==> flow/design.v <==
module SUBWAY(
    clk,
    rst_n,
    in_valid,
    init,
    in0,
    in1,
    in2,
    in3,
    out_valid,
    out
);
input clk, rst_n;
input in_valid;
input [1:0] init;
input [1:0] in0, in1, in2, in3; 
output reg       out_valid;
output reg [1:0] out;
parameter s_idle = 2'd0;
parameter s_input = 2'd1;
parameter s_cul = 2'd2;
parameter s_output = 2'd3;
genvar NN;
genvar MM;
integer i;
integer j;
parameter IDX = 9;
reg [1:0]current_state;
reg [1:0]next_state;
reg [1:0]init_pos;
reg [5:0]cnt;
reg [1:0]is_road;
reg [1:0] reg_dif;
reg [1:0]move;
wire UorD;
reg reg_UorD;
wire [1:0]dif1;
wire [1:0]dif2;
wire [1:0]dif;
reg [1:0] next_dif;
reg [1:0]next_pos;
reg [1:0]cur_pos;
reg [1:0] next_step[2:0];
wire [1:0]in_wire[3:0];
reg [1:0]in_a[IDX:0];
reg [1:0]in_b[IDX:0];
reg [1:0]in_c[IDX:0];
reg [1:0]in_d[IDX:0];
reg [1:0]out_pipe[54:0];
reg [1:0]road;
always@(posedge clk or negedge rst_n)begin
	if(!rst_n)
        current_state <= s_idle;
    else
        current_state <= next_state;
end
always@(*)begin
	case(current_state)
		s_idle: if(in_valid) next_state = s_input;
				else next_state = s_idle;
		s_input:if (cnt == 6'd7) next_state = s_cul;
				else next_state = s_input;
		s_cul:	if (cnt == 6'd62) next_state = s_output;
				else next_state = s_cul;				
		s_output: if (cnt == 6'd63) next_state = s_idle;
				else next_state = s_output;
		default: next_state = current_state;
	endcase 
end
always @(posedge clk or negedge rst_n) begin
    if(!rst_n)begin
		init_pos <= 2'd0;
    end   
    else
		case(current_state)
			s_idle: if(in_valid)begin
				init_pos <= init;
			end
			default: init_pos <= init_pos;
		endcase
end
always@(posedge clk or negedge rst_n)begin
	if(!rst_n)
        cnt <= 6'b0;
    else
		case(current_state)
			s_idle: cnt <= 6'd0;
			s_input: cnt <= cnt+6'd1;
			s_cul: if(cnt == 6'd62 ) cnt <= 6'd0;
					else cnt <= cnt+6'd1;
			s_output: if(cnt == 6'd63) cnt <= 6'd0;
					else cnt <= cnt+6'd1;
			default: cnt <= cnt;
		endcase
end
always@(posedge clk or negedge rst_n)begin
	if(!rst_n)
        out_valid <= 1'b0;
    else
		case(current_state)
			s_idle: out_valid <= 1'd0;
			s_input: out_valid <= 1'd0;
			s_output: 
				if(cnt == 6'd63) out_valid <= 1'd0;
				else   out_valid <= 1'd1;
			default: out_valid <= 1'd0;
		endcase
end
assign UorD = (cur_pos < road)?1'd0: 1'd1;  
assign dif1 = (cur_pos < road)?road: cur_pos;  
assign dif2 = (cur_pos < road)?cur_pos: road;
assign dif = dif1 - dif2;
always @(posedge clk or negedge rst_n) begin
	if(!rst_n)begin
        reg_UorD <= 2'd0;
    end 
	else begin
		reg_UorD <= UorD;
	end
end
always@(*)begin
	case(cur_pos)
	2'd0: begin
		next_step[0] = 2'b11;
		next_step[1] = in_a[1];
		next_step[2] = in_b[1];
	end
	2'd1: begin
		next_step[0] = in_a[1];
		next_step[1] = in_b[1];
		next_step[2] = in_c[1];
	end
	2'd2: begin
		next_step[0] = in_b[1];
		next_step[1] = in_c[1];
		next_step[2] = in_d[1];
	end
	2'd3: begin
		next_step[0] = in_c[1];
		next_step[1] = in_d[1];
		next_step[2] = 2'b11;
	end
	default: begin
		next_step[0] = in_c[1];
		next_step[1] = in_d[1];
		next_step[2] = 2'b11;
	end
	endcase
end
always@(*)begin
	if (dif != 2'd0) begin
		case(reg_UorD)
		1'd0: 
			case(next_step[2])
			2'd0: move = 2'b01;
			2'd1,
			2'd2,
			2'd3: 
				case(next_step[1])
				2'd0,
				2'd2: move = 2'd0;
				2'd1: move = 2'b11;
				default: move = 2'b0;
				endcase
			default: move = 2'b0;
			endcase
		1'd1: 
			case(next_step[0])
			2'd0: move = 2'b10;
			2'd1,
			2'd2,
			2'd3: 
				case(next_step[1])
				2'd0,
				2'd2: move = 2'd0;
				2'd1: move = 2'b11;
				default: move = 2'b0;
				endcase
			default: move = 2'b0;
			endcase
		default: move = 2'b0;
		endcase
	end
	else begin
		case(next_step[1])
		2'd0,
		2'd2: move = 2'd00;
		2'd1: move = 2'b11;
		default: move = 2'd0;  
		endcase
	end
end
always@(*)begin
	case(cur_pos)
	2'd0:begin
		case (move) 
		2'd1:
			next_pos = 2'd1;
		default:
			next_pos = 2'd0;
		endcase
	end 
	2'd1:begin
		case (move) 
		2'd1:
			next_pos = 2'd2;
		2'd2:
			next_pos = 2'd0;
		default:
			next_pos = 2'd1;
		endcase
	end
	2'd2:begin
		case (move) 
		2'd1:
			next_pos = 2'd3;
		2'd2:
			next_pos = 2'd1;
		default:
			next_pos = 2'd2;
		endcase
	end
	2'd3:begin
		case (move) 
		2'd2:
			next_pos = 2'd2;
		default:
			next_pos = 2'd3;
		endcase
	end
	default:next_pos = cur_pos;
	endcase
end
always@(*)begin
	if (in_b[8] == 2'd0)begin
		is_road = 2'd1;
	end
	else if (in_c[8] == 2'd0)begin
		is_road = 2'd2;
	end
	else if (in_a[8] == 2'd0)begin
		is_road = 2'd0;
	end
	else if (in_d[8] == 2'd0)begin
		is_road = 2'd3;
	end
	else begin
		is_road = 2'd1;
	end
end
always@(posedge clk)begin
	if(!rst_n)begin
        road <= 2'd0;
    end 
	else begin
		case(cnt[2:0])
		3'd0: 
			road <= is_road;
		default: road <= road;
		endcase
	end
end
always @(posedge clk or negedge rst_n) begin
	if(!rst_n)begin
        cur_pos <= 2'd0;
    end 
	else begin
		case(current_state)
		s_idle: cur_pos <= 2'd0;
		s_input: cur_pos <= init_pos;
		s_cul,
		s_output: cur_pos <= next_pos;
		default: cur_pos <= cur_pos;
		endcase
	end
end
always @(posedge clk or negedge rst_n) begin
	if(!rst_n)begin
        out <= 2'd0;
    end 
	else begin
		case(current_state)
		s_idle: out <= 2'd0;
		s_input: out <= 2'd0;
		s_output: 
			if(cnt == 6'd63) out <= 2'd0;
			else out <= out_pipe[0]; 
		default: out <= 2'd0;
		endcase
	end
end
always @(posedge clk or negedge rst_n) begin
	if(!rst_n)begin
		for (i=0; i<55; i=i+1)begin
			out_pipe[i]<=2'd0; 
		end
    end 
	else begin
		case(current_state)
		s_idle: begin
			for (i=0; i<55; i=i+1)begin
				out_pipe[i]<=2'd0; 
			end
		end
		s_output,
		s_cul: begin
			out_pipe[54] <= move;
			for (i=0; i<54; i=i+1)begin
				out_pipe[i]<=out_pipe[i+1]; 
			end
		end
		default: begin
			for (i=0; i<55; i=i+1)begin
				out_pipe[i]<=2'd0; 
			end
		end
		endcase
	end
end
always @(posedge clk or negedge rst_n) begin
    if(!rst_n)begin
        for (i = 0; i<IDX; i=i+1)begin
			in_a[i]<=2'd0;
		end
    end   
    else
		case(current_state)
			s_idle: if(in_valid)begin
						in_a[IDX-1]<=in0;
						for (i = 0; i<IDX-1; i=i+1)begin
							in_a[i]<=in_a[i+1];
						end
					end
					else begin 
						for (i = 0; i<IDX; i=i+1)begin
							in_a[i]<=in_a[i];
						end
					end
			s_input,
			s_cul:if(in_valid)begin
						in_a[IDX-1]<=in0;
						for (i = 0; i<IDX-1; i=i+1)begin
							in_a[i]<=in_a[i+1];
						end
					end
					else begin 
						for (i = 0; i<IDX; i=i+1)begin
							in_a[i]<=in_a[i];
						end
					end
			s_output:begin
				if(in_valid)begin
					in_a[IDX-1]<= in0;
				end
				else begin
					in_a[IDX-1]<= 2'd0;
				end
				for (i = 0; i<IDX-1; i=i+1)begin
					in_a[i]<=in_a[i+1];
				end
			end
			default: begin 
						for (i = 0; i<IDX; i=i+1)begin
							in_a[i]<=in_a[i];
						end
					end
		endcase
end
always @(posedge clk or negedge rst_n) begin
    if(!rst_n)begin
        for (i = 0; i<IDX; i=i+1)begin
			in_b[i]<=2'd0;
		end
    end   
    else
		case(current_state)
			s_idle: if(in_valid)begin
						in_b[IDX-1]<=in1;
						for (i = 0; i<IDX-1; i=i+1)begin
							in_b[i]<=in_b[i+1];
						end
					end
					else begin 
						for (i = 0; i<IDX; i=i+1)begin
							in_b[i]<=in_b[i];
						end
					end
			s_input,
			s_cul:if(in_valid)begin
						in_b[IDX-1]<=in1;
						for (i = 0; i<IDX-1; i=i+1)begin
							in_b[i]<=in_b[i+1];
						end
					end
					else begin 
						for (i = 0; i<IDX; i=i+1)begin
							in_b[i]<=in_b[i];
						end
					end
			s_output:begin
				if(in_valid)begin
					in_b[IDX-1]<= in1;
				end
				else begin
					in_b[IDX-1]<= 2'd0;
				end
				for (i = 0; i<IDX-1; i=i+1)begin
					in_b[i]<=in_b[i+1];
				end
			end
			default: begin 
						for (i = 0; i<IDX; i=i+1)begin
							in_b[i]<=in_b[i];
						end
					end
		endcase
end
always @(posedge clk or negedge rst_n) begin
    if(!rst_n)begin
        for (i = 0; i<IDX; i=i+1)begin
			in_c[i]<=2'd0;
		end
    end   
    else
		case(current_state)
			s_idle: if(in_valid)begin
						in_c[IDX-1]<=in2;
						for (i = 0; i<IDX-1; i=i+1)begin
							in_c[i]<=in_c[i+1];
						end
					end
					else begin 
						for (i = 0; i<IDX; i=i+1)begin
							in_c[i]<=in_c[i];
						end
					end
			s_input,
			s_cul:if(in_valid)begin
						in_c[IDX-1]<=in2;
						for (i = 0; i<IDX-1; i=i+1)begin
							in_c[i]<=in_c[i+1];
						end
					end
					else begin 
						for (i = 0; i<IDX; i=i+1)begin
							in_c[i]<=in_c[i];
						end
					end
			s_output:begin
				if(in_valid)begin
					in_c[IDX-1]<= in2;
				end
				else begin
					in_c[IDX-1]<= 2'd0;
				end
				for (i = 0; i<IDX-1; i=i+1)begin
					in_c[i]<=in_c[i+1];
				end
			end
			default: begin 
						for (i = 0; i<IDX; i=i+1)begin
							in_c[i]<=in_c[i];
						end
					end
		endcase
end
always @(posedge clk or negedge rst_n) begin
    if(!rst_n)begin
        for (i = 0; i<IDX; i=i+1)begin
			in_d[i]<=2'd0;
		end
    end   
    else
		case(current_state)
			s_idle: if(in_valid)begin
						in_d[IDX-1]<=in3;
						for (i = 0; i<IDX-1; i=i+1)begin
							in_d[i]<=in_d[i+1];
						end
					end
					else begin 
						for (i = 0; i<IDX; i=i+1)begin
							in_d[i]<=in_d[i];
						end
					end
			s_input,
			s_cul:if(in_valid)begin
						in_d[IDX-1]<=in3;
						for (i = 0; i<IDX-1; i=i+1)begin
							in_d[i]<=in_d[i+1];
						end
					end
					else begin 
						for (i = 0; i<IDX; i=i+1)begin
							in_d[i]<=in_d[i];
						end
					end
			s_output:begin
				if(in_valid)begin
					in_d[IDX-1]<= in3;
				end
				else begin
					in_d[IDX-1]<= 2'd0;
				end
				for (i = 0; i<IDX-1; i=i+1)begin
					in_d[i]<=in_d[i+1];
				end
			end
			default: begin 
						for (i = 0; i<IDX; i=i+1)begin
							in_d[i]<=in_d[i];
						end
					end
		endcase
end
endmodule
==> flow/run.sh <==
#!/bin/bash
# the make line also repeats each setting of config.mk as NAME=value (left out here)
make -C /OpenROAD-flow-scripts/flow DESIGN_CONFIG=/design/flow/config.mk WORK_HOME=/design/flow/orfs CLKGATE_MAP_FILE= finish
==> flow/config.mk <==
export PLATFORM = sky130hd
export DESIGN_NAME = SUBWAY
export DESIGN_NICKNAME = SUBWAY
export VERILOG_FILES = /design/flow/design.v
export SDC_FILE = /design/flow/constraint.sdc
export NUM_CORES = 4
export LEC_CHECK = 0
export CAP_MARGIN = 20
export CORE_MARGIN = 2
export CORE_UTILIZATION = 72
export CTS_CLUSTER_DIAMETER = 364
export CTS_CLUSTER_SIZE = 14
export SETUP_SLACK_MARGIN = -0.12
export SLEW_MARGIN = 20
==> flow/constraint.sdc <==
create_clock -name core_clock -period 1.32 [get_ports {clk}]
set_input_delay 0.2640 -clock core_clock [delete_from_list [all_inputs] [get_ports {clk}]]
set_output_delay 0.2640 -clock core_clock [all_outputs]
set_load 0.01 [all_outputs]
==> impl_metrics.csv, run 1 <==
group,metric,value,unit
status,status,"complete, but fails checks",
status,so.violations,"negative setup slack",
drt,route.detailed.drc,0,
grt,grt_pass1_vias,4475,
final_timing,tightest_slew,439,ps
logic_synthesis,yosys_most_used_dff,"dfrtp_1",
power_and_ir_drop,p_seq,8.41,mW
placement,dp_hpwl,6.70,mm
final_layout,final_net_count,583,
logic_synthesis,yosys_area,0.00703,sq mm
logic_synthesis,synthTopLogicFamily,"simple AND/OR/NAND/NOR gates",
clock_tree,cts.sinks,194,
final_timing,maxSlewViolCount,0,
logic_synthesis,top_cell_area_share,68.0,%
final_layout,seqCellArea,0.00485,sq mm
logic_synthesis,ys.flops,194,
logic_synthesis,ys_cells,498,
die,fp-utilization,72.9,%
logic_synthesis,syn_area,0.00703,sq mm
final_layout,combGateArea,0.00246,sq mm
grt,grt_first_pass_wirelength,24.3,mm
worst_setup_path,crit_family,"multiplexers",
logic_synthesis,ys_types,48,
die,die_area,0.0106,sq mm
logic_synthesis,syn_avg_cell_area,14.1,sq um
power_and_ir_drop,clockPowerShare,30.3,%
final_timing,rsz0062_at_grt,"true",
power_and_ir_drop,p_leak,4.42,nW
final_timing,layout_setup_ws,-1010,ps
logic_synthesis,edf_count,0,
logic_synthesis,most_common_cell,"dfrtp_1",
placement,port_buffers,15,
drt,drt-total-wl,21.2,mm
flow_run,warning_count,35,
logic_synthesis,syn-num-nets,518,
worst_setup_path,rr_endpoint,"cur_pos[0]",
final_timing,max_freq,429,MHz
grt,track_usage,32.7,%
die,io_pins,16,
flow_run,timing.max_cap.violations,0,
power_and_ir_drop,power_density,2010,mW/mm^2
worst_setup_path,required,1770,ps
worst_setup_path,cp_cell_sequence,"nor2b_1 > mux4_2 > o22ai_2 > buf_4 > ha_4 > mux2_2 > a21oi_2 > o21ai_1",
die,die_h,103,um
placement,place_inst,652,
die,core_area,0.00964,sq mm
clock_tree,cts_tree,"yes",
worst_setup_path,slowest_delay,540,ps
worst_setup_path,crit_slowest_cell,"mux4_2",
power_and_ir_drop,p_seq_share,46.8,%
power_and_ir_drop,power_combinational,4.14,mW
logic_synthesis,ys_sh_xor,0.499,%
logic_synthesis,ys_sh_aoi,3.06,%
worst_setup_path,start_kind,"register",
final_timing,min_period,2330,ps
die,rows,36,
logic_synthesis,syn_inst,498,
drt,antenna_left,0,
worst_setup_path,path_class,"register to register",
final_layout,syn2layout_area_growth,27.3,%
power_and_ir_drop,p_sw,5.19,mW
clock_tree,cts_buffers,17,
drt,diodes,0,
worst_setup_path,endpoint_kind,"register",
logic_synthesis,synthMuxAreaShare,9.78,%
final_timing,setup_viol,85,
clock_tree,clock-root-buffer,"clkbuf_8",
grt,grt_overflow,0,
worst_setup_path,startpoint,"in_b[1][0]",
grt,grt_max_degree,82,
clock_tree,htreeDepth,4,
worst_setup_path,critPathArrivalTime,2780,ps
logic_synthesis,ys_sh_simple,14.2,%
power_and_ir_drop,pg_clk,5.44,mW
final_timing,timing.slew.headroom,70.3,%
worst_setup_path,critPathMaxFanout,3,
drt,drt-vias-per-instance,6.49,
worst_setup_path,cp.depth,8,
worst_setup_path,ff2ff_path_depth,8,
power_and_ir_drop,power_frac_comb,23.0,%
hold_path,hp-class,"primary input to asynchronous set/reset pin",
logic_synthesis,synthArstFlopShare,99.0,%
drt,wire_per_inst,30.0,um
drt,vias,4596,
worst_setup_path,worstReg2RegStart,"in_b[1][0]",
worst_setup_path,critical_path_buf_inv_count,1,
final_layout,finish.utilization,92.8,%
clock_tree,clk_latency,560,ps
power_and_ir_drop,power_leader,"registers",
final_timing,period_used_share,177,%
final_timing,finalClockSkew,10.1,ps
logic_synthesis,ys.warnings.count,7,
clock_tree,clkSlewWorstSetupHoldPaths,80,ps
grt,antenna_found_initial,0,
logic_synthesis,yosys-top-cells-count,"191 x dfrtp_1, 113 x nor2b_1, 49 x mux2_2",
final_layout,instances_no_fill,708,
worst_setup_path,regToRegSetupSlack,-1010,ps
die,die_w,103,um
logic_synthesis,adder_share,1.25,%
placement,place_congestion,0.747,
logic_synthesis,yosys.area.top_type,"dfrtp_1",
clock_tree,cts_buffer_depth,2,
power_and_ir_drop,switching_share,28.9,%
drt,first_iter_violations,453,
power_and_ir_drop,ir_drop,1.60,mV
power_and_ir_drop,p_int,12.8,mW
drt,dr.pass1.iters,5,
logic_synthesis,top_cells_by_area,"dfrtp_1 68%, nor2b_1 10%, mux2_2 7.9%",
final_layout,nFillCells,254,
logic_synthesis,ys_seq_share,69.0,%
final_timing,hold_viol,0,
worst_setup_path,crit_end,"cur_pos[0]",
stage by stage:
stage	setup TNS [ps]	worst slack, ps	area (sq um)	hold slack (ps)	power (mW)
finish	-19470	-1010	8940	122	18.0
CTS	-10790	-834	8650	106	16.6
global route	-21050	-1030	8940	109	18.4
global placement	-20740	-780	7540	108	10.1
detailed placement	-22810	-915	7540	112	10.3
floorplan	-4220	-775	7030	-31.6	9.49
cell type report:
| cell class | count | area share, % |
|---|---|---|
| Tap cell | 133 | 1.86 |
| Inverter | 12 | 0.532 |
| Clock buffer | 23 | 5.33 |
| Sequential cell | 194 | 54.2 |
| Multi-Input combinational cell | 270 | 27.5 |
| Timing Repair Buffer | 68 | 9.16 |
| Clock inverter | 8 | 1.41 |
routing by layer:
| layer | GRT usage [%] | part of all wire [%] | vias to the layer above |
|---|---|---|---|
| met5 | 0 | 0 | - |
| met4 | 19.5 | 8.3 | 0 |
| met3 | 8.47 | 7.9 | 146 |
| met2 | 53.4 | 50 | 359 |
| met1 | 39.7 | 34 | 2328 |
| li1 | - | - | 1763 |
what timing repair did:
| item | CTS | global route |
|---|---|---|
| pin swaps | 5 | 7 |
| hold buffers | 1 | 0 |
| setup buffers | 16 | 3 |
| endpoints found under the hold margin | 191 | 0 |
| resized | 87 | 61 |
| endpoints found under the setup margin | 51 | 78 |
| cloned | 3 | 3 |
==> run 2: changes to the inputs <==
Settings changed: CORE_UTILIZATION 72 to 40, CTS_CLUSTER_DIAMETER 364 to unset, CTS_CLUSTER_SIZE 14 to unset, SETUP_SLACK_MARGIN -0.12 to unset.
Clock period 1.32 ns to 2.61 ns, I/O delays scaled along.
==> impl_metrics.csv, run 2 <==
group,metric,value,unit
status,status,"complete, no violations",
logic_synthesis,ys_sh_aoi,3.06,%
clock_tree,cts_setup_buffers,0,
grt,antenna_found_initial,0,
logic_synthesis,ys_sh_xor,0.499,%
power_and_ir_drop,p_int,5.62,mW
power_and_ir_drop,clockPowerShare,31.6,%
die,die_h,137,um
power_and_ir_drop,p_seq_share,54.4,%
worst_setup_path,rr_endpoint,"cur_pos[0]",
logic_synthesis,synthTopLogicFamily,"simple AND/OR/NAND/NOR gates",
die,core_area,0.0172,sq mm
logic_synthesis,top_cells_by_area,"dfrtp_1 68%, nor2b_1 10%, mux2_2 7.9%",
clock_tree,clock-root-buffer,"clkbuf_16",
worst_setup_path,critPathMaxFanout,9,
logic_synthesis,ys_sh_simple,14.2,%
final_timing,timing.slew.headroom,68.1,%
clock_tree,cts_buffers,17,
flow_run,timing.max_cap.violations,0,
drt,drt-vias-per-instance,4.62,
power_and_ir_drop,power_leader,"registers",
grt,grt_pass1_vias,3573,
final_timing,fin_setup_tns,0,ps
grt,track_usage,12.1,%
power_and_ir_drop,power_combinational,1.03,mW
clock_tree,clk_latency,420,ps
clock_tree,cts.sinks,194,
drt,route.detailed.drc,0,
worst_setup_path,crit_slowest_cell,"dfrtp_1",
drt,antenna_left,0,
final_layout,final_net_count,534,
final_layout,seqCellArea,0.00485,sq mm
final_layout,nFillCells,1523,
logic_synthesis,ys.flops,194,
logic_synthesis,top_cell_area_share,68.0,%
power_and_ir_drop,pg_clk,2.33,mW
power_and_ir_drop,switching_share,23.7,%
final_layout,combGateArea,0.00203,sq mm
worst_setup_path,crit_end,"cur_pos[0]",
worst_setup_path,cp_cell_sequence,"nor4bb_1 > o311ai_1 > a2bb2oi_2 > inv_1 > ha_1 > mux2_2 > a21oi_1 > o21ai_0",
clock_tree,cts_buffer_depth,2,
logic_synthesis,most_common_cell,"dfrtp_1",
worst_setup_path,startpoint,"cur_pos[0]",
power_and_ir_drop,power_density,925,mW/mm^2
die,rows,48,
power_and_ir_drop,p_sw,1.75,mW
power_and_ir_drop,p_leak,3.79,nW
worst_setup_path,regToRegSetupSlack,190,ps
final_timing,max_freq,414,MHz
flow_run,warning_count,31,
logic_synthesis,yosys_area,0.00703,sq mm
logic_synthesis,syn_inst,498,
placement,dp_slack,217,ps
final_timing,hold_viol,0,
worst_setup_path,critPathArrivalTime,2700,ps
logic_synthesis,yosys_most_used_dff,"dfrtp_1",
final_timing,finalClockSkew,8.26,ps
clock_tree,clkSlewWorstSetupHoldPaths,60,ps
drt,wire_per_inst,13.3,um
drt,diodes,0,
logic_synthesis,ys_cells,498,
final_layout,syn2layout_area_growth,13.4,%
logic_synthesis,yosys.area.top_type,"dfrtp_1",
drt,first_iter_violations,133,
worst_setup_path,path_class,"register to register",
final_layout,finish.utilization,46.2,%
logic_synthesis,ys_seq_share,69.0,%
placement,dp_hpwl,5.76,mm
worst_setup_path,start_kind,"register",
grt,grt_first_pass_wirelength,17.4,mm
drt,dr.pass1.iters,4,
power_and_ir_drop,p_seq,4.01,mW
placement,port_buffers,15,
final_timing,maxSlewViolCount,0,
logic_synthesis,synthMuxAreaShare,9.78,%
grt,grt_max_degree,114,
final_timing,layout_setup_ws,192,ps
drt,drt-total-wl,9.94,mm
placement,place_congestion,0.708,
power_and_ir_drop,ir_drop,0.539,mV
worst_setup_path,slowest_delay,530,ps
final_timing,rsz0062_at_grt,"false",
worst_setup_path,ff2ff_path_depth,8,
logic_synthesis,adder_share,1.25,%
power_and_ir_drop,power_frac_comb,13.9,%
clock_tree,cts_tree,"yes",
logic_synthesis,edf_count,0,
die,fp-utilization,40.8,%
final_timing,min_period,2420,ps
drt,vias,3464,
logic_synthesis,ys_types,48,
die,die_w,137,um
clock_tree,post_cts_resized,0,
logic_synthesis,syn_avg_cell_area,14.1,sq um
worst_setup_path,required,2890,ps
die,io_pins,16,
worst_setup_path,cp.depth,8,
hold_path,hp-class,"primary input to asynchronous set/reset pin",
clock_tree,htreeDepth,4,
logic_synthesis,syn-num-nets,518,
worst_setup_path,worstReg2RegStart,"cur_pos[0]",
grt,grt_overflow,0,
logic_synthesis,synthArstFlopShare,99.0,%
clock_tree,cts_hold_buf,0,
logic_synthesis,ys.warnings.count,7,
logic_synthesis,yosys-top-cells-count,"191 x dfrtp_1, 113 x nor2b_1, 49 x mux2_2",
final_timing,tightest_slew,478,ps
logic_synthesis,syn_area,0.00703,sq mm
worst_setup_path,crit_family,"AND-OR/OR-AND gates",
worst_setup_path,endpoint_kind,"register",
worst_setup_path,critical_path_buf_inv_count,1,
final_timing,setup_viol,0,
final_timing,period_used_share,92.6,%
die,die_area,0.0186,sq mm
-- run 2: per-layer routing --
| metal | wire, um | vias to the layer above | track usage, % |
|---|---|---|---|
| met1 | 5020 | 1755 | 16.3 |
| met5 | 0 | - | 0 |
| li1 | - | 1664 | - |
| met3 | 304 | 10 | 4.52 |
| met4 | 110 | 0 | 4.28 |
| met2 | 4510 | 35 | 18.1 |
-- run 2: metrics by stage --
step           hold WS (ps)  power (mW)  std cells  instance area [sq um]
6_report               52.9        7.37        750                   7970
5_1_grt                63.3        7.82        750                   7970
4_1_cts                53.1        7.47        750                   7970
3_5_place_dp            446        5.10        720                   7440
3_3_place_gp            441        5.02        720                   7440
2_1_floorplan           226        4.80        498                   7030
-- run 2: final cells by class --
| cell class | count | area share, % |
|---|---|---|
| timing repair buffer | 19 | 2.94 |
| multi-input combinational | 270 | 25.4 |
| tap | 225 | 3.53 |
| clock inverter | 8 | 0.691 |
| clock buffer | 22 | 5.95 |
| inverter | 12 | 0.597 |
| sequential | 194 | 60.8 |
==> run 3: changes to the inputs <==
Settings changed: ABC_AREA set to 1, CAP_MARGIN 20 to 0, CORE_ASPECT_RATIO set to 0.91, CORE_UTILIZATION 40 to 71, CTS_CLUSTER_DIAMETER set to 375, CTS_CLUSTER_SIZE set to 40, HOLD_SLACK_MARGIN set to 0.29, MAX_ROUTING_LAYER set to met5, PLACE_DENSITY_LB_ADDON set to 0.1, SETUP_SLACK_MARGIN set to -0.03, SLEW_MARGIN 20 to 40, TNS_END_PERCENT set to 50.
Clock period 2.61 ns to 1.29 ns, I/O delays scaled along.
==> impl_metrics.csv, run 3 <==
group,metric,value,unit
drt,route.detailed.drc,0,
worst_setup_path,cp.depth,14,
placement,dp_slack,-689,ps
worst_setup_path,crit_family,"simple AND/OR/NAND/NOR gates",
power_and_ir_drop,p_leak,4.63,nW
worst_setup_path,rr_endpoint,"cur_pos[0]",
grt,grt_first_pass_wirelength,22.6,mm
logic_synthesis,top_cells_by_area,"dfrtp_1 66%, inv_1 8.8%, nor2_1 8.2%",
final_layout,final_net_count,833,
final_layout,nFillCells,352,
clock_tree,cts.sinks,194,
worst_setup_path,crit_end,"cur_pos[0]",
logic_synthesis,edf_count,0,
placement,port_buffers,15,
die,die_h,100,um
logic_synthesis,ys.warnings.count,7,
hold_path,hold_depth,3,
worst_setup_path,start_kind,"register",
final_timing,layout_setup_ws,-844,ps
drt,diodes,0,
logic_synthesis,ys_sh_simple,13.7,%
logic_synthesis,syn_inst,742,
die,fp-utilization,72.1,%
drt,antenna_left,0,
die,core_area,0.0100,sq mm
hold_path,hp-class,"primary input to register",
worst_setup_path,ff2ff_path_depth,14,
final_layout,syn2layout_area_growth,26.8,%
drt,dr.pass1.iters,6,
flow_run,timing.max_cap.violations,0,
final_timing,maxSlewViolCount,0,
drt,vias,5205,
grt,track_usage,27.2,%
logic_synthesis,syn_area,0.00723,sq mm
logic_synthesis,ys_types,30,
power_and_ir_drop,p_sw,5.14,mW
worst_setup_path,cpMostUsedCell,"o21ai_1",
power_and_ir_drop,clockPowerShare,30.1,%
worst_setup_path,regToRegSetupSlack,-840,ps
logic_synthesis,yosys_area,0.00723,sq mm
power_and_ir_drop,pg_clk,5.14,mW
final_timing,rsz0062_at_grt,"true",
hold_path,hp-start,"in1[0]",
logic_synthesis,ys_cells,742,
final_timing,tightest_slew,480,ps
clock_tree,clock-root-buffer,"clkbuf_8",
logic_synthesis,ys_seq_share,67.0,%
final_layout,seqCellArea,0.00485,sq mm
clock_tree,cts_buffers,17,
power_and_ir_drop,power_frac_comb,22.0,%
hold_path,holdPathEnd,"in_b[8][0]",
final_layout,finish.utilization,91.5,%
logic_synthesis,yosys.area.top_type,"dfrtp_1",
logic_synthesis,synthArstFlopShare,99.0,%
logic_synthesis,ys_sh_aoi,6.42,%
final_layout,final_area,0.00917,sq mm
status,so.violations,"negative setup slack",
drt,wire_per_inst,18.2,um
power_and_ir_drop,ir_drop,1.54,mV
final_timing,fin_setup_tns,-7880,ps
logic_synthesis,most_common_cell,"dfrtp_1",
final_layout,combGateArea,0.00194,sq mm
worst_setup_path,startpoint,"cur_pos[0]",
logic_synthesis,syn-num-nets,762,
final_timing,hold_viol,0,
drt,drt-total-wl,17.4,mm
clock_tree,cts_buffer_depth,2,
worst_setup_path,cp_cell_sequence,"clkinv_4 > buf_4 > nand3_1 > nand3_1 > nor2_1 > nand2_1 > nand2_1 > nand2_2 > ha_4 > nand2_1 > o21ai_1 > o21ai_1 > o21ai_1 > o21ai_1",
worst_setup_path,critPathArrivalTime,2540,ps
logic_synthesis,ys_sh_xor,0.121,%
worst_setup_path,crit_slowest_cell,"dfrtp_2",
final_timing,timing.slew.headroom,67.8,%
power_and_ir_drop,p_int,11.9,mW
worst_setup_path,endpoint_kind,"register",
worst_setup_path,slowest_delay,420,ps
final_timing,period_used_share,165,%
die,die_w,110,um
logic_synthesis,yosys_most_used_dff,"dfrtp_1",
final_timing,min_period,2130,ps
final_timing,setup_viol,79,
die,rows,35,
final_timing,max_freq,469,MHz
logic_synthesis,synthTopLogicFamily,"simple AND/OR/NAND/NOR gates",
worst_setup_path,required,1700,ps
final_timing,finalClockSkew,10.5,ps
logic_synthesis,adder_share,1.21,%
power_and_ir_drop,p_seq_share,47.8,%
placement,placed_area,0.00783,sq mm
worst_setup_path,worstReg2RegStart,"cur_pos[0]",
clock_tree,clkSlewWorstSetupHoldPaths,70,ps
logic_synthesis,yosys-top-cells-count,"191 x dfrtp_1, 170 x inv_1, 158 x nor2_1",
grt,grt_max_degree,63,
power_and_ir_drop,power_density,1860,mW/mm^2
drt,first_iter_violations,549,
logic_synthesis,top_cell_area_share,66.1,%
logic_synthesis,synthMuxAreaShare,0.311,%
clock_tree,clk_latency,540,ps
placement,place_congestion,0.881,
final_layout,instances_no_fill,955,
worst_setup_path,path_class,"register to register",
placement,dp_hpwl,7.98,mm
power_and_ir_drop,total_power,17.0,mW
clock_tree,htreeDepth,4,
drt,drt-vias-per-instance,5.45,
final_timing,whs,290,ps
placement,place_inst,899,
die,io_pins,16,
grt,grt_overflow,0,
grt,grt_pass1_vias,4903,
power_and_ir_drop,p_seq,8.15,mW
grt,antenna_found_initial,0,
worst_setup_path,critPathMaxFanout,7,
worst_setup_path,critical_path_buf_inv_count,2,
die,die_area,0.0110,sq mm
status,status,"complete, but fails checks",
flow_run,warning_count,32,
clock_tree,cts_tree,"yes",
power_and_ir_drop,power_leader,"registers",
power_and_ir_drop,switching_share,30.2,%
power_and_ir_drop,power_combinational,3.76,mW
logic_synthesis,syn_avg_cell_area,9.75,sq um
logic_synthesis,ys.flops,194,
## run 3: final cells by class
| cell class | count | share of cell area (%) |
|---|---|---|
| timing repair buffer | 80 | 10.8 |
| clock buffer | 21 | 5.01 |
| sequential | 194 | 52.9 |
| multi-input combinational | 348 | 21.1 |
| inverter | 172 | 7.15 |
| tap | 129 | 1.76 |
| clock inverter | 11 | 1.28 |
## run 3: what timing repair did
action / CTS / global route
pin swaps: 6 / 18
resized: 26 / 129
setup buffers: 4 / 8
hold buffers: 3 / 1
cloned: 0 / 12
endpoints found under the setup margin: 79 / 70
endpoints found under the hold margin: 195 / 1
## run 3: routing by layer
layer	GRT usage (%)	vias to the layer above	share of wire, %
li1	-	2342	-
met1	35.4	2600	40
met2	45.2	202	53
met3	6.30	61	4.2
met4	9.93	0	3.3
met5	0	-	0
==> run 4: changes to the inputs <==
Settings changed: CAP_MARGIN 0 to 20, CORE_ASPECT_RATIO 0.91 to unset, CORE_UTILIZATION 71 to 72, CTS_CLUSTER_DIAMETER 375 to 378, CTS_CLUSTER_SIZE 40 to 14, HOLD_SLACK_MARGIN 0.29 to unset, MAX_ROUTING_LAYER met5 to unset, PLACE_DENSITY_LB_ADDON 0.1 to unset, SETUP_SLACK_MARGIN -0.03 to unset, SLEW_MARGIN 40 to 20, TNS_END_PERCENT 50 to unset.
Clock period 1.29 ns to 1.3 ns, I/O delays scaled along.
==> impl_metrics.csv, run 4 <==
group,metric,value,unit
logic_synthesis,ys_seq_share,67.0,%
placement,dp_slack,-742,ps
die,fp-utilization,74.0,%
logic_synthesis,syn_avg_cell_area,9.75,sq um
logic_synthesis,ys.flops,194,
die,die_area,0.0109,sq mm
logic_synthesis,edf_count,0,
logic_synthesis,syn_inst,742,
logic_synthesis,ys_cells,742,
placement,place_congestion,0.810,
placement,place_inst,896,
logic_synthesis,ys_sh_xor,0.121,%
logic_synthesis,syn-num-nets,762,
logic_synthesis,top_cells_by_area,"dfrtp_1 66%, inv_1 8.8%, nor2_1 8.2%",
die,die_h,104,um
die,io_pins,16,
status,tool.error,"[ERROR DPL-0033] detailed placement checks failed during check placement.",
logic_synthesis,synthMuxAreaShare,0.311,%
logic_synthesis,yosys_most_used_dff,"dfrtp_1",
logic_synthesis,syn_area,0.00723,sq mm
logic_synthesis,synthTopLogicFamily,"simple AND/OR/NAND/NOR gates",
logic_synthesis,ys_sh_aoi,6.42,%
status,status,"stopped before the end",
die,rows,36,
placement,port_buffers,15,
placement,dp_hpwl,7.76,mm
die,die_w,104,um
logic_synthesis,most_common_cell,"dfrtp_1",
logic_synthesis,adder_share,1.21,%
logic_synthesis,yosys_area,0.00723,sq mm
status,failed_stage,"4_1_cts",
logic_synthesis,synthArstFlopShare,99.0,%
logic_synthesis,top_cell_area_share,66.1,%
logic_synthesis,yosys.area.top_type,"dfrtp_1",
logic_synthesis,ys.warnings.count,7,
logic_synthesis,yosys-top-cells-count,"191 x dfrtp_1, 170 x inv_1, 158 x nor2_1",
die,core_area,0.00977,sq mm
placement,placed_area,0.00777,sq mm
logic_synthesis,ys_types,30,
logic_synthesis,ys_sh_simple,13.7,%
[run 4: stage by stage]
step / TNS (ps) / power, mW
after detailed placement: -13910 / 10.8
after floorplan: -1010 / 9.82
after global placement: -11780 / 10.5
==> run 5: changes to the inputs <==
Settings changed: CTS_CLUSTER_DIAMETER 378 to 246, CTS_CLUSTER_SIZE 14 to unset.
Clock period 1.3 ns to 1.37 ns, I/O delays scaled along.
==> impl_metrics.csv, run 5 <==
group,metric,value,unit
final_timing,layout_setup_ws,-722,ps
final_timing,setup_viol,72,
final_timing,finalClockSkew,10.8,ps
logic_synthesis,syn_avg_cell_area,9.75,sq um
clock_tree,cts_buffer_depth,2,
power_and_ir_drop,power_frac_comb,23.1,%
logic_synthesis,ys.flops,194,
worst_setup_path,cp_cell_sequence,"clkinv_4 > buf_4 > nand2_1 > nor2_1 > nor2_1 > nand3_2 > nand2_2 > nand2_4 > buf_6 > inv_4 > ha_4 > nor2_2 > o22ai_1 > o21ai_1",
logic_synthesis,syn_inst,742,
drt,wire_per_inst,20.1,um
logic_synthesis,yosys_most_used_dff,"dfrtp_1",
logic_synthesis,yosys_area,0.00723,sq mm
grt,grt_max_degree,85,
logic_synthesis,ys_types,30,
worst_setup_path,required,1800,ps
clock_tree,cts.sinks,194,
worst_setup_path,endpoint_kind,"register",
final_timing,timing.slew.headroom,71.7,%
drt,dr.pass1.iters,6,
final_timing,min_period,2090,ps
power_and_ir_drop,clockPowerShare,31.5,%
die,io_pins,16,
drt,vias,5357,
worst_setup_path,slowest_delay,400,ps
logic_synthesis,synthMuxAreaShare,0.311,%
logic_synthesis,ys_sh_simple,13.7,%
final_layout,final_area,0.00895,sq mm
worst_setup_path,crit_family,"simple AND/OR/NAND/NOR gates",
clock_tree,cts_tree,"yes",
logic_synthesis,adder_share,1.21,%
logic_synthesis,ys_sh_aoi,6.42,%
hold_path,hp-class,"primary input to asynchronous set/reset pin",
worst_setup_path,critPathMaxFanout,7,
flow_run,timing.max_cap.violations,0,
logic_synthesis,top_cells_by_area,"dfrtp_1 66%, inv_1 8.8%, nor2_1 8.2%",
logic_synthesis,ys.warnings.count,7,
worst_setup_path,critical_path_buf_inv_count,4,
drt,drt-vias-per-instance,5.64,
power_and_ir_drop,p_seq_share,45.4,%
die,die_h,104,um
clock_tree,htreeDepth,4,
logic_synthesis,synthTopLogicFamily,"simple AND/OR/NAND/NOR gates",
logic_synthesis,ys_seq_share,67.0,%
power_and_ir_drop,power_combinational,3.90,mW
placement,placed_area,0.00781,sq mm
worst_setup_path,start_kind,"register",
die,die_w,104,um
worst_setup_path,cp.depth,14,
die,fp-utilization,74.0,%
drt,route.detailed.drc,0,
clock_tree,clkSlewWorstSetupHoldPaths,70,ps
placement,dp_slack,-579,ps
power_and_ir_drop,switching_share,30.9,%
logic_synthesis,yosys.area.top_type,"dfrtp_1",
grt,track_usage,31.1,%
drt,antenna_left,0,
power_and_ir_drop,power_density,1890,mW/mm^2
worst_setup_path,worstReg2RegStart,"cur_pos[0]",
drt,diodes,0,
power_and_ir_drop,power_leader,"registers",
placement,port_buffers,15,
worst_setup_path,crit_end,"cur_pos[1]",
final_timing,max_freq,478,MHz
worst_setup_path,startpoint,"cur_pos[0]",
drt,first_iter_violations,628,
die,core_area,0.00977,sq mm
flow_run,warning_count,35,
worst_setup_path,crit_slowest_cell,"dfrtp_2",
final_timing,tightest_slew,424,ps
status,so.violations,"negative setup slack",
logic_synthesis,synthArstFlopShare,99.0,%
clock_tree,clk_latency,550,ps
grt,antenna_found_initial,0,
final_timing,whs,150,ps
final_timing,fin_setup_tns,-4070,ps
worst_setup_path,rr_endpoint,"cur_pos[1]",
final_layout,nFillCells,315,
clock_tree,clock-root-buffer,"clkbuf_8",
power_and_ir_drop,p_seq,7.67,mW
placement,place_congestion,0.879,
worst_setup_path,path_class,"register to register",
final_timing,maxSlewViolCount,0,
worst_setup_path,critPathArrivalTime,2520,ps
drt,drt-total-wl,19.0,mm
grt,grt_first_pass_wirelength,25.7,mm
final_layout,syn2layout_area_growth,23.8,%
clock_tree,cts_buffers,17,
die,rows,36,
grt,grt_overflow,0,
power_and_ir_drop,ir_drop,1.43,mV
power_and_ir_drop,p_sw,5.22,mW
logic_synthesis,ys_cells,742,
status,status,"complete, but fails checks",
final_timing,rsz0062_at_grt,"true",
worst_setup_path,ff2ff_path_depth,14,
worst_setup_path,cpMostUsedCell,"nor2_1",
logic_synthesis,ys_sh_xor,0.121,%
worst_setup_path,regToRegSetupSlack,-720,ps
grt,grt_pass1_vias,5370,
logic_synthesis,yosys-top-cells-count,"191 x dfrtp_1, 170 x inv_1, 158 x nor2_1",
final_timing,period_used_share,153,%
power_and_ir_drop,p_leak,4.52,nW
power_and_ir_drop,p_int,11.7,mW
logic_synthesis,edf_count,0,
final_layout,final_net_count,823,
logic_synthesis,most_common_cell,"dfrtp_1",
final_timing,hold_viol,0,
die,die_area,0.0109,sq mm
placement,dp_hpwl,8.41,mm
power_and_ir_drop,pg_clk,5.32,mW
logic_synthesis,syn-num-nets,762,
logic_synthesis,syn_area,0.00723,sq mm
logic_synthesis,top_cell_area_share,66.1,%
run 5: metrics by stage:
stage	total power, mW	std cells	utilization (%)
2_1_floorplan	9.32	742	-
3_3_place_gp	10.0	901	79.9
3_5_place_dp	10.3	901	79.9
4_1_cts	16.2	939	87.8
5_1_grt	17.5	949	91.6
6_report	16.9	949	91.6
run 5: final cells by class:
class / count / area (sq um) / area share, %
Clock buffer: 18 / 428 / 4.78
Clock inverter: 14 / 201 / 2.25
Inverter: 172 / 656 / 7.32
Multi-Input combinational cell: 348 / 1840 / 20.6
Sequential cell: 194 / 4850 / 54.2
Tap cell: 133 / 166 / 1.86
Timing Repair Buffer: 70 / 813 / 9.08
run 5: metal layers:
metal | vias up | routed length (um) | global-route usage (%)
met3 | 98 | 1040 | 7.96
met1 | 2656 | 7100 | 36.2
met4 | 0 | 960 | 11.6
met5 | - | 0 | 0
li1 | 2314 | - | -
met2 | 289 | 9950 | 55.8
run 5: what timing repair did:
action / 4_1_cts / 5_1_grt
cloned: 0 / 5
pin swaps: 19 / 19
endpoints found under the setup margin: 78 / 50
hold buffers: 1 / 0
buffers inserted: 5 / 5
resized: 39 / 83
hold endpoints to repair: 191 / 0
==> run 6: changes to the inputs <==
Settings changed: CTS_CLUSTER_DIAMETER 246 to 161.
Clock period 1.37 ns to 1.35 ns, I/O delays scaled along.
==> impl_metrics.csv, run 6 <==
group,metric,value,unit
status,status,"complete, but fails checks",
status,so.violations,"negative setup slack",
worst_setup_path,worstReg2RegStart,"cur_pos[0]",
logic_synthesis,ys_types,30,
logic_synthesis,top_cells_by_area,"dfrtp_1 66%, inv_1 8.8%, nor2_1 8.2%",
clock_tree,cts_buffer_depth,2,
final_layout,instances_no_fill,961,
logic_synthesis,synthMuxAreaShare,0.311,%
logic_synthesis,ys_sh_xor,0.121,%
clock_tree,clk_latency,560,ps
logic_synthesis,yosys_most_used_dff,"dfrtp_1",
worst_setup_path,critPathMaxFanout,7,
worst_setup_path,crit_end,"cur_pos[0]",
final_timing,hold_viol,0,
drt,vias,6063,
logic_synthesis,synthArstFlopShare,99.0,%
drt,wire_per_inst,25.1,um
power_and_ir_drop,switching_share,33.5,%
final_timing,setup_viol,83,
grt,grt_pass1_vias,5570,
power_and_ir_drop,p_seq,7.93,mW
worst_setup_path,ff2ff_path_depth,13,
final_layout,finish.utilization,93.4,%
clock_tree,cts.sinks,194,
worst_setup_path,critPathArrivalTime,2920,ps
worst_setup_path,rr_endpoint,"cur_pos[0]",
drt,route.detailed.drc,0,
power_and_ir_drop,power_frac_comb,26.3,%
worst_setup_path,crit_family,"simple AND/OR/NAND/NOR gates",
grt,track_usage,34.8,%
hold_path,hp-class,"primary input to register",
final_timing,finalClockSkew,11.8,ps
placement,dp_hpwl,8.06,mm
final_timing,fin_setup_tns,-11240,ps
logic_synthesis,ys_sh_simple,13.7,%
placement,place_congestion,0.858,
worst_setup_path,path_class,"register to register",
logic_synthesis,ys_cells,742,
placement,port_buffers,15,
flow_run,timing.max_cap.violations,0,
worst_setup_path,cp_cell_sequence,"inv_6 > buf_4 > nand3_1 > nand4_1 > nand2_1 > nand2_2 > nand2_2 > buf_4 > inv_1 > ha_4 > o21ai_2 > o21ai_2 > o21ai_2",
logic_synthesis,syn-num-nets,762,
grt,grt_overflow,0,
logic_synthesis,syn_inst,742,
logic_synthesis,edf_count,0,
drt,dr.pass1.iters,10,
final_timing,rsz0062_at_grt,"true",
power_and_ir_drop,power_combinational,4.67,mW
worst_setup_path,start_kind,"register",
drt,antenna_left,0,
clock_tree,clock-root-buffer,"clkbuf_8",
worst_setup_path,critical_path_buf_inv_count,4,
die,io_pins,16,
logic_synthesis,top_cell_area_share,66.1,%
final_layout,syn2layout_area_growth,26.2,%
hold_path,hp-start,"in1[1]",
power_and_ir_drop,pg_clk,5.16,mW
die,core_area,0.00977,sq mm
worst_setup_path,cpMostUsedCell,"o21ai_2",
grt,antenna_found_initial,0,
worst_setup_path,regToRegSetupSlack,-1100,ps
clock_tree,clkSlewWorstSetupHoldPaths,70,ps
final_timing,layout_setup_ws,-1100,ps
final_timing,min_period,2450,ps
drt,drt-total-wl,24.2,mm
power_and_ir_drop,p_leak,4.59,nW
power_and_ir_drop,p_seq_share,44.7,%
die,rows,36,
worst_setup_path,slowest_delay,460,ps
die,die_area,0.0109,sq mm
die,fp-utilization,74.0,%
worst_setup_path,startpoint,"cur_pos[0]",
die,die_h,104,um
logic_synthesis,ys.flops,194,
logic_synthesis,yosys.area.top_type,"dfrtp_1",
logic_synthesis,yosys-top-cells-count,"191 x dfrtp_1, 170 x inv_1, 158 x nor2_1",
final_layout,final_net_count,835,
clock_tree,cts_tree,"yes",
logic_synthesis,syn_avg_cell_area,9.75,sq um
drt,drt-vias-per-instance,6.31,
drt,diodes,0,
clock_tree,htreeDepth,4,
hold_path,hold_depth,3,
worst_setup_path,endpoint_kind,"register",
logic_synthesis,most_common_cell,"dfrtp_1",
logic_synthesis,yosys_area,0.00723,sq mm
power_and_ir_drop,p_sw,5.94,mW
grt,grt_max_degree,68,
logic_synthesis,ys.warnings.count,7,
final_timing,timing.slew.headroom,66.9,%
power_and_ir_drop,clockPowerShare,29.0,%
clock_tree,cts_buffers,17,
power_and_ir_drop,power_leader,"registers",
final_timing,max_freq,408,MHz
power_and_ir_drop,power_density,1950,mW/mm^2
final_layout,nFillCells,246,
hold_path,holdPathEnd,"in_b[8][1]",
flow_run,warning_count,34,
final_layout,seqCellArea,0.00485,sq mm
logic_synthesis,syn_area,0.00723,sq mm
power_and_ir_drop,total_power,17.8,mW
logic_synthesis,ys_sh_aoi,6.42,%
grt,grt_first_pass_wirelength,28.4,mm
final_timing,period_used_share,182,%
final_timing,maxSlewViolCount,0,
drt,first_iter_violations,905,
placement,place_inst,897,
logic_synthesis,synthTopLogicFamily,"simple AND/OR/NAND/NOR gates",
worst_setup_path,cp.depth,13,
final_timing,tightest_slew,497,ps
power_and_ir_drop,ir_drop,1.48,mV
placement,dp_slack,-686,ps
logic_synthesis,adder_share,1.21,%
power_and_ir_drop,p_int,11.8,mW
logic_synthesis,ys_seq_share,67.0,%
final_layout,combGateArea,0.00187,sq mm
worst_setup_path,required,1820,ps
worst_setup_path,crit_slowest_cell,"dfrtp_1",
die,die_w,104,um
-- run 6: repair_timing --
action                                  CTS  global route
pin swaps                                10            11
endpoints found under the hold margin   191             0
endpoints found under the setup margin   41            96
resized                                  45            62
gates cloned                              1            12
hold buffers                              1             0
buffers inserted                          9             9
-- run 6: layout make-up --
type / count / area share, %
clock buffers: 22 / 4.85
clock inverters: 10 / 1.47
inverters: 172 / 7.13
multi-input cells: 348 / 20.4
flip-flops and latches: 194 / 53.1
well taps: 133 / 1.82
repair buffers: 82 / 11.2
-- run 6: metal layers --
layer	global-route usage (%)	wire (um)	up-vias
met5	0	0	-
met4	14.8	2290	0
met3	7.83	2380	241
met2	61.8	11800	569
met1	41.1	7730	2916
li1	-	-	2337
-- run 6: stage by stage --
stage / area [sq um] / hold slack (ps)
detailed placement: 7790 / 348
floorplan: 7270 / -25.6
global route: 9130 / 310
CTS: 8600 / 300
global placement: 7790 / 342
finish: 9130 / 315
==> run 7: changes to the inputs <==
Settings changed: ABC_AREA 1 to 0, CAP_MARGIN 20 to 35, CORE_ASPECT_RATIO set to 0.91, CTS_CLUSTER_DIAMETER 161 to 51, CTS_CLUSTER_SIZE set to 59, HOLD_SLACK_MARGIN set to 0.14, MAX_ROUTING_LAYER set to met5, PLACE_DENSITY_LB_ADDON set to 0.01, SETUP_SLACK_MARGIN set to 0.3, TNS_END_PERCENT set to 50.
Clock period 1.35 ns to 1.06 ns, I/O delays scaled along.
==> impl_metrics.csv, run 7 <==
group,metric,value,unit
placement,port_buffers,15,
logic_synthesis,top_cells_by_area,"dfrtp_1 68%, nor2b_1 10%, mux2_2 7.9%",
status,failed_stage,"4_1_cts",
logic_synthesis,adder_share,1.25,%
die,io_pins,16,
logic_synthesis,ys_sh_simple,14.2,%
logic_synthesis,ys_seq_share,69.0,%
status,status,"stopped before the end",
logic_synthesis,ys.warnings.count,7,
logic_synthesis,yosys_area,0.00703,sq mm
die,die_area,0.0106,sq mm
logic_synthesis,yosys_most_used_dff,"dfrtp_1",
die,die_h,98.2,um
logic_synthesis,ys.flops,194,
logic_synthesis,synthTopLogicFamily,"simple AND/OR/NAND/NOR gates",
die,core_area,0.00953,sq mm
placement,placed_area,0.00787,sq mm
logic_synthesis,syn-num-nets,518,
logic_synthesis,yosys.area.top_type,"dfrtp_1",
logic_synthesis,ys_sh_xor,0.499,%
die,rows,34,
logic_synthesis,top_cell_area_share,68.0,%
logic_synthesis,most_common_cell,"dfrtp_1",
logic_synthesis,syn_avg_cell_area,14.1,sq um
logic_synthesis,syn_area,0.00703,sq mm
logic_synthesis,ys_sh_aoi,3.06,%
logic_synthesis,edf_count,0,
die,fp-utilization,73.7,%
logic_synthesis,synthArstFlopShare,99.0,%
placement,place_congestion,0.851,
logic_synthesis,syn_inst,498,
placement,dp_hpwl,7.19,mm
logic_synthesis,yosys-top-cells-count,"191 x dfrtp_1, 113 x nor2b_1, 49 x mux2_2",
logic_synthesis,synthMuxAreaShare,9.78,%
logic_synthesis,ys_cells,498,
status,tool.error,"[ERROR DPL-0033] detailed placement checks failed during check placement.",
logic_synthesis,ys_types,48,
die,die_w,108,um
## run 7: per-stage QoR
stage | cells | setup WS (ps)
after floorplan | 498 | -1030
after global placement | 664 | -1010
after detailed placement | 664 | -1140
==> run 8: changes to the inputs <==
Settings changed: ABC_AREA 0 to unset, CORE_ASPECT_RATIO 0.91 to unset, CTS_CLUSTER_DIAMETER 51 to 362, CTS_CLUSTER_SIZE 59 to 30, HOLD_SLACK_MARGIN 0.14 to unset, MAX_ROUTING_LAYER met5 to unset, PLACE_DENSITY_LB_ADDON 0.01 to unset, SETUP_SLACK_MARGIN 0.3 to unset, TNS_END_PERCENT 50 to unset.
Clock period 1.06 ns to 1.62 ns, I/O delays scaled along.
==> impl_metrics.csv, run 8 <==
group,metric,value,unit
power_and_ir_drop,power_leader,"registers",
worst_setup_path,crit_family,"AND-OR/OR-AND gates",
drt,top_layer_used,"met4",
drt,route.detailed.drc,0,
power_and_ir_drop,power_frac_comb,18.9,%
worst_setup_path,path_class,"register to register",
logic_synthesis,synthArstFlopShare,99.0,%
power_and_ir_drop,total_power,13.1,mW
final_timing,layout_setup_ws,-828,ps
die,die_w,103,um
worst_setup_path,regToRegSetupSlack,-830,ps
worst_setup_path,rr_endpoint,"cur_pos[0]",
clock_tree,cts_tree,"yes",
clock_tree,cts_buffer_depth,2,
logic_synthesis,edf_count,0,
flow_run,warning_count,35,
power_and_ir_drop,p_leak,3.97,nW
placement,port_buffers,15,
logic_synthesis,ys.warnings.count,7,
logic_synthesis,adder_share,1.25,%
die,die_area,0.0106,sq mm
logic_synthesis,yosys_most_used_dff,"dfrtp_1",
placement,placed_area,0.00747,sq mm
drt,wl_met3,325,um
worst_setup_path,cp.depth,9,
flow_run,timing.max_cap.violations,0,
final_timing,period_used_share,151,%
worst_setup_path,critPathMaxFanout,7,
clock_tree,clkSlewWorstSetupHoldPaths,70,ps
worst_setup_path,worstReg2RegStart,"cur_pos[0]",
final_timing,hold_viol,0,
final_timing,whs,317,ps
logic_synthesis,yosys_area,0.00703,sq mm
logic_synthesis,ys_sh_xor,0.499,%
worst_setup_path,start_kind,"register",
logic_synthesis,ys_types,48,
hold_path,hp-class,"primary input to register",
drt,antenna_left,0,
hold_path,holdPathEnd,"in_a[8][0]",
final_layout,finish.utilization,85.4,%
placement,dp_hpwl,6.09,mm
final_layout,syn2layout_area_growth,17.2,%
logic_synthesis,synthTopLogicFamily,"simple AND/OR/NAND/NOR gates",
worst_setup_path,cp_cell_sequence,"nor4bb_2 > o311ai_2 > a2bb2oi_4 > buf_6 > ha_4 > inv_2 > mux2_4 > a21oi_2 > o21ai_1",
drt,first_iter_violations,191,
die,die_h,103,um
logic_synthesis,top_cells_by_area,"dfrtp_1 68%, nor2b_1 10%, mux2_2 7.9%",
drt,wire_per_inst,17.7,um
final_layout,nFillCells,460,
grt,track_usage,24.7,%
drt,drt-total-wl,12.1,mm
final_timing,maxSlewViolCount,0,
die,rows,36,
logic_synthesis,ys_cells,498,
final_layout,final_net_count,556,
die,core_area,0.00964,sq mm
logic_synthesis,ys.flops,194,
final_timing,tightest_slew,658,ps
grt,grt_overflow,0,
hold_path,hp-start,"in0[0]",
clock_tree,cts_buffers,17,
logic_synthesis,ys_sh_simple,14.2,%
die,io_pins,16,
placement,place_congestion,0.738,
final_timing,rsz0062_at_grt,"true",
grt,grt_first_pass_wirelength,19.0,mm
drt,wl_met1,5.16,mm
worst_setup_path,critical_path_buf_inv_count,2,
grt,grt_max_degree,78,
worst_setup_path,required,2050,ps
drt,vias,3689,
grt,antenna_found_initial,0,
clock_tree,clock-root-buffer,"clkbuf_8",
logic_synthesis,most_common_cell,"dfrtp_1",
logic_synthesis,syn-num-nets,518,
logic_synthesis,syn_inst,498,
power_and_ir_drop,p_seq_share,50.0,%
die,fp-utilization,72.9,%
logic_synthesis,syn_area,0.00703,sq mm
power_and_ir_drop,switching_share,25.8,%
worst_setup_path,critPathArrivalTime,2870,ps
power_and_ir_drop,p_sw,3.38,mW
worst_setup_path,ff2ff_path_depth,9,
status,status,"complete, but fails checks",
power_and_ir_drop,ir_drop,1.19,mV
clock_tree,cts.sinks,194,
drt,drt-vias-per-instance,5.41,
worst_setup_path,crit_slowest_cell,"nor4bb_2",
final_layout,final_area,0.00823,sq mm
status,so.violations,"negative setup slack",
logic_synthesis,synthMuxAreaShare,9.78,%
logic_synthesis,ys_sh_aoi,3.06,%
worst_setup_path,crit_end,"cur_pos[0]",
final_timing,setup_viol,4,
final_timing,min_period,2450,ps
worst_setup_path,slowest_delay,530,ps
logic_synthesis,yosys-top-cells-count,"191 x dfrtp_1, 113 x nor2b_1, 49 x mux2_2",
final_timing,max_freq,408,MHz
power_and_ir_drop,p_int,9.74,mW
clock_tree,htreeDepth,4,
power_and_ir_drop,p_seq,6.56,mW
final_timing,fin_setup_tns,-2050,ps
drt,dr.pass1.iters,4,
power_and_ir_drop,power_combinational,2.47,mW
drt,diodes,0,
logic_synthesis,ys_seq_share,69.0,%
worst_setup_path,endpoint_kind,"register",
power_and_ir_drop,power_density,1590,mW/mm^2
power_and_ir_drop,clockPowerShare,31.1,%
clock_tree,clk_latency,560,ps
drt,route.met2.wl,6.25,mm
logic_synthesis,syn_avg_cell_area,14.1,sq um
worst_setup_path,startpoint,"cur_pos[0]",
power_and_ir_drop,pg_clk,4.09,mW
logic_synthesis,top_cell_area_share,68.0,%
logic_synthesis,yosys.area.top_type,"dfrtp_1",
grt,grt_pass1_vias,3912,
final_timing,finalClockSkew,9.04,ps
hold_path,hold_depth,3,
final_timing,timing.slew.headroom,56.2,%
==> run 8: layout make-up <==
cell class	instances	area (sq um)	share of cell area, %
clock inverters	12	130	1.58
inverters	12	47.5	0.578
flip-flops and latches	194	4850	58.9
clock buffers	20	455	5.53
multi-input cells	270	2140	26.0
repair buffers	41	440	5.35
well taps	133	166	2.02
==> run 8: layer usage <==
metal	GRT usage, %	up-vias
li1	-	1711
met1	32.4	1894
met2	38.6	58
met3	7.59	26
met4	11.3	0
met5	0	-
==> run 8: what timing repair did <==
item / 4_1_cts / 5_1_grt
hold endpoints to repair: 191 / 0
hold buffers: 1 / 0
gates cloned: 0 / 0
pin swaps: 2 / 7
gates resized: 11 / 14
setup endpoints to repair: 7 / 4
buffers inserted: 3 / 3
==> run 8: stage by stage <==
stage	cells	worst slack, ps
6_report	682	-828
5_1_grt	682	-872
4_1_cts	679	-544
3_5_place_dp	643	-654
3_3_place_gp	643	-480
2_1_floorplan	498	-475
==> run 9: changes to the inputs <==
Settings changed: ABC_AREA set to 1, CORE_ASPECT_RATIO set to 0.91, CORE_UTILIZATION 72 to 54, CTS_CLUSTER_DIAMETER 362 to 371, CTS_CLUSTER_SIZE 30 to 100, HOLD_SLACK_MARGIN set to 0.29, MAX_ROUTING_LAYER set to met5, PLACE_DENSITY_LB_ADDON set to 0.1, SETUP_SLACK_MARGIN set to -0.03, TNS_END_PERCENT set to 40.
Clock period 1.62 ns to 1.78 ns, I/O delays scaled along.
==> impl_metrics.csv, run 9 <==
group,metric,value,unit
worst_setup_path,critical_path_buf_inv_count,0,
die,rows,40,
status,so.violations,"negative setup slack",
power_and_ir_drop,pg_clk,3.94,mW
placement,place_congestion,0.876,
final_layout,instances_no_fill,959,
worst_setup_path,regToRegSetupSlack,-320,ps
clock_tree,clkSlewWorstSetupHoldPaths,60,ps
final_timing,rsz0062_at_grt,"true",
die,fp-utilization,55.0,%
power_and_ir_drop,clockPowerShare,32.2,%
final_timing,finalClockSkew,5.78,ps
placement,place_inst,916,
hold_path,hp-class,"primary input to asynchronous set/reset pin",
logic_synthesis,top_cells_by_area,"dfrtp_1 66%, inv_1 8.8%, nor2_1 8.2%",
final_timing,hold_viol,0,
grt,grt_overflow,0,
worst_setup_path,path_class,"register to register",
logic_synthesis,synthArstFlopShare,99.0,%
logic_synthesis,syn_inst,742,
power_and_ir_drop,p_sw,3.19,mW
logic_synthesis,ys_sh_xor,0.121,%
drt,drt-total-wl,11.4,mm
placement,dp_slack,-239,ps
worst_setup_path,endpoint_kind,"register",
worst_setup_path,worstReg2RegStart,"cur_pos[1]",
power_and_ir_drop,p_seq,5.78,mW
worst_setup_path,cp_cell_sequence,"ha_4 > nand2_2 > nor3b_4 > nand3_2 > nand2_2 > nand2_4 > ha_4 > nand2_2 > o21ai_1 > o21ai_1 > o21ai_1 > o21ai_2",
clock_tree,cts.sinks,194,
grt,grt_max_degree,108,
worst_setup_path,rr_endpoint,"cur_pos[0]",
grt,antenna_found_initial,0,
power_and_ir_drop,p_leak,4.30,nW
logic_synthesis,ys.flops,194,
power_and_ir_drop,switching_share,26.1,%
logic_synthesis,synthMuxAreaShare,0.311,%
power_and_ir_drop,ir_drop,0.836,mV
drt,dr.pass1.iters,6,
worst_setup_path,ff2ff_path_depth,12,
worst_setup_path,crit_slowest_cell,"dfrtp_2",
placement,dp_hpwl,6.53,mm
logic_synthesis,yosys_area,0.00723,sq mm
worst_setup_path,critPathArrivalTime,2390,ps
final_timing,period_used_share,118,%
drt,route.detailed.drc,0,
worst_setup_path,required,2070,ps
die,die_w,125,um
logic_synthesis,yosys.area.top_type,"dfrtp_1",
worst_setup_path,cp.depth,12,
drt,first_iter_violations,363,
final_layout,nFillCells,1035,
die,die_h,114,um
final_timing,max_freq,477,MHz
power_and_ir_drop,power_combinational,2.50,mW
die,die_area,0.0143,sq mm
logic_synthesis,ys_types,30,
status,status,"complete, but fails checks",
worst_setup_path,crit_end,"cur_pos[0]",
drt,antenna_left,0,
power_and_ir_drop,power_frac_comb,20.5,%
die,io_pins,16,
final_timing,timing.slew.headroom,63.6,%
power_and_ir_drop,power_leader,"registers",
logic_synthesis,yosys-top-cells-count,"191 x dfrtp_1, 170 x inv_1, 158 x nor2_1",
final_timing,min_period,2100,ps
power_and_ir_drop,p_seq_share,47.3,%
logic_synthesis,most_common_cell,"dfrtp_1",
final_layout,final_net_count,800,
logic_synthesis,syn-num-nets,762,
grt,track_usage,17.7,%
final_timing,setup_viol,3,
grt,grt_first_pass_wirelength,20.1,mm
flow_run,timing.max_cap.violations,0,
worst_setup_path,critPathMaxFanout,3,
logic_synthesis,edf_count,0,
clock_tree,clk_latency,420,ps
power_and_ir_drop,power_density,1440,mW/mm^2
worst_setup_path,slowest_delay,440,ps
flow_run,warning_count,34,
power_and_ir_drop,p_int,9.03,mW
clock_tree,cts_tree,"yes",
worst_setup_path,startpoint,"cur_pos[1]",
drt,diodes,0,
worst_setup_path,crit_family,"simple AND/OR/NAND/NOR gates",
final_timing,maxSlewViolCount,0,
logic_synthesis,ys_sh_aoi,6.42,%
final_timing,layout_setup_ws,-318,ps
clock_tree,clock-root-buffer,"clkbuf_16",
final_timing,tightest_slew,546,ps
logic_synthesis,top_cell_area_share,66.1,%
logic_synthesis,syn_avg_cell_area,9.75,sq um
logic_synthesis,syn_area,0.00723,sq mm
drt,drt-vias-per-instance,4.64,
logic_synthesis,synthTopLogicFamily,"simple AND/OR/NAND/NOR gates",
logic_synthesis,ys.warnings.count,7,
die,core_area,0.0132,sq mm
logic_synthesis,ys_seq_share,67.0,%
grt,grt_pass1_vias,4306,
worst_setup_path,start_kind,"register",
clock_tree,cts_buffer_depth,2,
clock_tree,htreeDepth,4,
drt,vias,4451,
logic_synthesis,ys_sh_simple,13.7,%
logic_synthesis,adder_share,1.21,%
drt,wire_per_inst,11.9,um
logic_synthesis,yosys_most_used_dff,"dfrtp_1",
placement,port_buffers,15,
clock_tree,cts_buffers,17,
logic_synthesis,ys_cells,742,
final_layout,syn2layout_area_growth,17.5,%
run 9: layer usage:
layer  wire length, um  up-vias  part of all wire [%]  global-route usage, %
met1              5610     2102                    49                   24.6
met5                 0        -                     0                      0
met2              5150       62                    45                   26.1
met4               287        0                   2.5                   9.04
li1                  -     2259                     -                      -
met3               322       28                   2.8                   4.53
run 9: area by class of cell:
class	count	area [sq um]	share of cell area (%)
Clock buffer	25	485	5.71
Clock inverter	5	125	1.47
Inverter	172	653	7.68
Multi-Input combinational cell	348	1710	20.1
Sequential cell	194	4850	57.0
Tap cell	168	210	2.47
Timing Repair Buffer	47	473	5.56
run 9: what timing repair did:
item | in CTS | in global routing
cloned | 1 | 0
gates resized | 13 | 17
endpoints found under the hold margin | 192 | 0
endpoints found under the setup margin | 2 | 33
hold buffers | 1 | 0
buffers inserted | 6 | 5
pin swaps | 11 | 11
run 9: through the flow:
stage / hold WS, ps / util, % / power (mW) / cell area (sq um) / setup TNS, ps
after global placement: 217 / 58.3 / 7.62 / 7670 / -152
after global routing: 344 / 64.6 / 12.9 / 8500 / -989
after detailed placement: 218 / 58.3 / 7.76 / 7670 / -450
after floorplan: 60.4 / - / 7.16 / 7260 / -85.5
after CTS: 332 / 63.8 / 12.0 / 8400 / -386
final: 340 / 64.6 / 12.2 / 8500 / -630
No activity file was given, so power comes from the tool's default toggle rates.
